==> trial 59: inputs <==
==> flow/design.v (excerpt) <==
module CPU( input clk,
	input rst,
	input wire [31:0] inst,
	input wire [63:0]	main_memory_input_data_path,
	output reg[63:0] main_memory_output_data_path,
	output wire[31:0] pc_inst_addr,
	output wire		Vector_Write_Access, 
	output wire		Memory_Write_Access,
	output wire		Load_Vector_Flag,
	output wire 		Load_Word_Flag,
	output wire[11:0]	Main_Memory_Address
	);
Settings: LEC_CHECK=0, CAP_MARGIN=20, CELL_PAD_IN_SITES_DETAIL_PLACEMENT=0, CORE_ASPECT_RATIO=0.54, CORE_MARGIN=2, CORE_UTILIZATION=32, CTS_CLUSTER_SIZE=33, HOLD_SLACK_MARGIN=0.24, PLACE_DENSITY_LB_ADDON=0.04, SETUP_SLACK_MARGIN=0.32, SLEW_MARGIN=20, TNS_END_PERCENT=5; clock period 16.3 ns.
run.sh (not shown) runs the stock make flow with config.mk's settings and CLKGATE_MAP_FILE=.
==> inputs of build 8, as changes to trial 59 <==
- CORE_ASPECT_RATIO: 0.54 -> 1.69
- CORE_UTILIZATION: 32 -> 72
- CTS_CLUSTER_DIAMETER: default -> 341
- GPL_ROUTABILITY_DRIVEN: default -> 1
- GPL_TIMING_DRIVEN: default -> 1
- HOLD_SLACK_MARGIN: 0.24 -> default
- PLACE_DENSITY_LB_ADDON: 0.04 -> 0.29
- SETUP_SLACK_MARGIN: 0.32 -> 1.29
- SLEW_MARGIN: 20 -> 5
- TNS_END_PERCENT: 5 -> 40
==> flow/constraint.sdc (replaced) <==
create_clock -name core_clock -period 5.87 [get_ports {clk}]
set_input_delay 1.1740 -clock core_clock [delete_from_list [all_inputs] [get_ports {clk}]]
set_output_delay 1.1740 -clock core_clock [all_outputs]
set_load 0.01 [all_outputs]
==> inputs of trial 4, as changes to trial 59 <==
- CORE_ASPECT_RATIO: 0.54 -> 1.69
- CORE_UTILIZATION: 32 -> 45
- CTS_CLUSTER_SIZE: 33 -> default
- GPL_ROUTABILITY_DRIVEN: default -> 1
- GPL_TIMING_DRIVEN: default -> 1
- HOLD_SLACK_MARGIN: 0.24 -> default
- PLACE_DENSITY_LB_ADDON: 0.04 -> 0.29
- SETUP_SLACK_MARGIN: 0.32 -> 0.24
- SLEW_MARGIN: 20 -> 5
- TNS_END_PERCENT: 5 -> default
==> flow/constraint.sdc (replaced) <==
create_clock -name core_clock -period 7.68 [get_ports {clk}]
set_input_delay 1.5360 -clock core_clock [delete_from_list [all_inputs] [get_ports {clk}]]
set_output_delay 1.5360 -clock core_clock [all_outputs]
set_load 0.01 [all_outputs]
==> comparison <==
Build 8 aborted during 5_1_grt (GRT-0116). Trial 59 finished clean. Trial 4 finished but fails on negative setup slack. Register-to-register slack: trial 4 is lower than trial 59 (8.0 ns). In trial 4 the design area is higher than in trial 59, by about 10%. In trial 4 the core utilization is higher than in trial 59, by 20 points. Against trial 59, the first-iteration DRC count of trial 4 is smaller by about 23%. Against trial 59, the worst hold slack of trial 4 is better by 0.0092 ns. Routed wire length: trial 4 is lower than trial 59 (about 8%). Between trial 59 and trial 4, the lower critical path depth is in trial 59 (gap 3). Between trial 59 and trial 4, the lower via count is in trial 59 (gap about 7%, measured against trial 4). Synthesized cell count is the same in trial 59 and trial 4. Of trial 59 and trial 4, trial 4 has the higher power (gap 53%, measured against trial 4).

========
==> trial 83: inputs <==
CPU again, from the RTL that the note above started with.
export LEC_CHECK = 0
export ABC_AREA = 1
export CAP_MARGIN = 25
export CELL_PAD_IN_SITES_DETAIL_PLACEMENT = 2
export CELL_PAD_IN_SITES_GLOBAL_PLACEMENT = 2
export CORE_ASPECT_RATIO = 1.69
export CORE_MARGIN = 2
export CORE_UTILIZATION = 19
export CTS_CLUSTER_SIZE = 53
export GPL_ROUTABILITY_DRIVEN = 1
export GPL_TIMING_DRIVEN = 0
export MIN_ROUTING_LAYER = met1
export PLACE_DENSITY_LB_ADDON = 0.29
export SETUP_SLACK_MARGIN = 0.24
export SLEW_MARGIN = 15
create_clock -name core_clock -period 11.7 [get_ports {clk}]
==> inputs of trial 72, as changes to trial 83 <==
- ABC_AREA: 1 -> 0
- CAP_MARGIN: 25 -> 20
- CELL_PAD_IN_SITES_GLOBAL_PLACEMENT: 2 -> 3
- CORE_ASPECT_RATIO: 1.69 -> 1.5
- CORE_MARGIN: 2 -> 8
- CORE_UTILIZATION: 19 -> 40
- CTS_CLUSTER_SIZE: 53 -> default
- GPL_TIMING_DRIVEN: 0 -> 1
- HOLD_SLACK_MARGIN: default -> 0.25
- MAX_ROUTING_LAYER: default -> met5
- PLACE_DENSITY_LB_ADDON: 0.29 -> 0.27
- SETUP_SLACK_MARGIN: 0.24 -> 3.34
- SLEW_MARGIN: 15 -> 20
- TNS_END_PERCENT: default -> 65
==> flow/constraint.sdc (replaced) <==
create_clock -name core_clock -period 17.0 [get_ports {clk}]
set_input_delay 3.4000 -clock core_clock [delete_from_list [all_inputs] [get_ports {clk}]]
set_output_delay 3.4000 -clock core_clock [all_outputs]
set_load 0.01 [all_outputs]
==> inputs of build 15, as changes to trial 83 <==
- ABC_AREA: 1 -> 0
- CAP_MARGIN: 25 -> 35
- CORE_ASPECT_RATIO: 1.69 -> 1.29
- CORE_MARGIN: 2 -> 4
- CORE_UTILIZATION: 19 -> 16
- CTS_CLUSTER_SIZE: 53 -> 45
- PLACE_DENSITY_LB_ADDON: 0.29 -> 0.01
- SETUP_SLACK_MARGIN: 0.24 -> 3.02
- TNS_END_PERCENT: default -> 90
==> ds_physical_params.txt <==
Table: implementation figures

Parameter                              Value

Outcome
  Outcome    complete, no violations

Flow run
  Number of warnings in the stage logs    around 53

Drt
  Total routed wirelength    between 200000 and 300000 microns
  First DRT Iteration DRCs    roughly 2600

Synthesis
  Netlist Area Pre-Place    between 40000 and 50000 sq um
  Most area-consuming cells after synthesis    sky130_fd_sc_hd__edfxtp_1 34%, sky130_fd_sc_hd__nand2_1 9.1%, sky130_fd_sc_hd__fa_1 8.3%, sky130_fd_sc_hd__ha_1 7.4%, sky130_fd_sc_hd__nor2_1 6.6%

Finish
  Nonclk inv count    around 750

Timing
  Worst Clk Skew    ~0.025 ns
That was trial 83.
==> ds_physical_params.txt <==
Table: implementation figures

Parameter                              Value

Floorplanning
  Effective utilization at floorplan    approximately 16%

Drt
  Highest routed metal layer    met4
  First DRT Iteration DRCs    approximately 1500
  Total routed wirelength    approximately 280000 microns

Outcome
  Outcome    complete, no violations

Timing
  Worst Clk Skew    approximately 0.045 ns

Flow run
  Number of warnings in the stage logs    between 50 and 60

Synthesis
  Most area-consuming cells after synthesis    sky130_fd_sc_hd__edfxtp_1 36%, sky130_fd_sc_hd__fa_1 8.7%, sky130_fd_sc_hd__ha_1 7.8%, sky130_fd_sc_hd__mux4_2 6.0%, sky130_fd_sc_hd__xnor2_1 4.1%

Global routing
  Most heavily used metal layer in global routing    met2
That was build 15.
==> ds_physical_params.txt <==
Table: implementation figures

Parameter                              Value

Outcome
  Outcome    complete, no violations

Timing
  Worst Clk Skew    roughly 0.064 ns

Drt
  Total routed wirelength    between 150000 and 200000 microns

Synthesis
  Yosys warns    10
  Xor and xnor fraction of the mapped netlist area    under 10%
  Most area-consuming cells after synthesis    sky130_fd_sc_hd__edfxtp_1 36%, sky130_fd_sc_hd__fa_1 8.7%, sky130_fd_sc_hd__ha_1 7.8%, sky130_fd_sc_hd__mux4_2 6.0%, sky130_fd_sc_hd__xnor2_1 4.1%
  Netlist Area Pre-Place    just under 40000 sq um

Flow run
  Number of warnings in the stage logs    around 53

Finish
  Nonclk inv count    343
That was trial 72.
Power figures rest on the tool's default switching activity, not on a simulated workload.
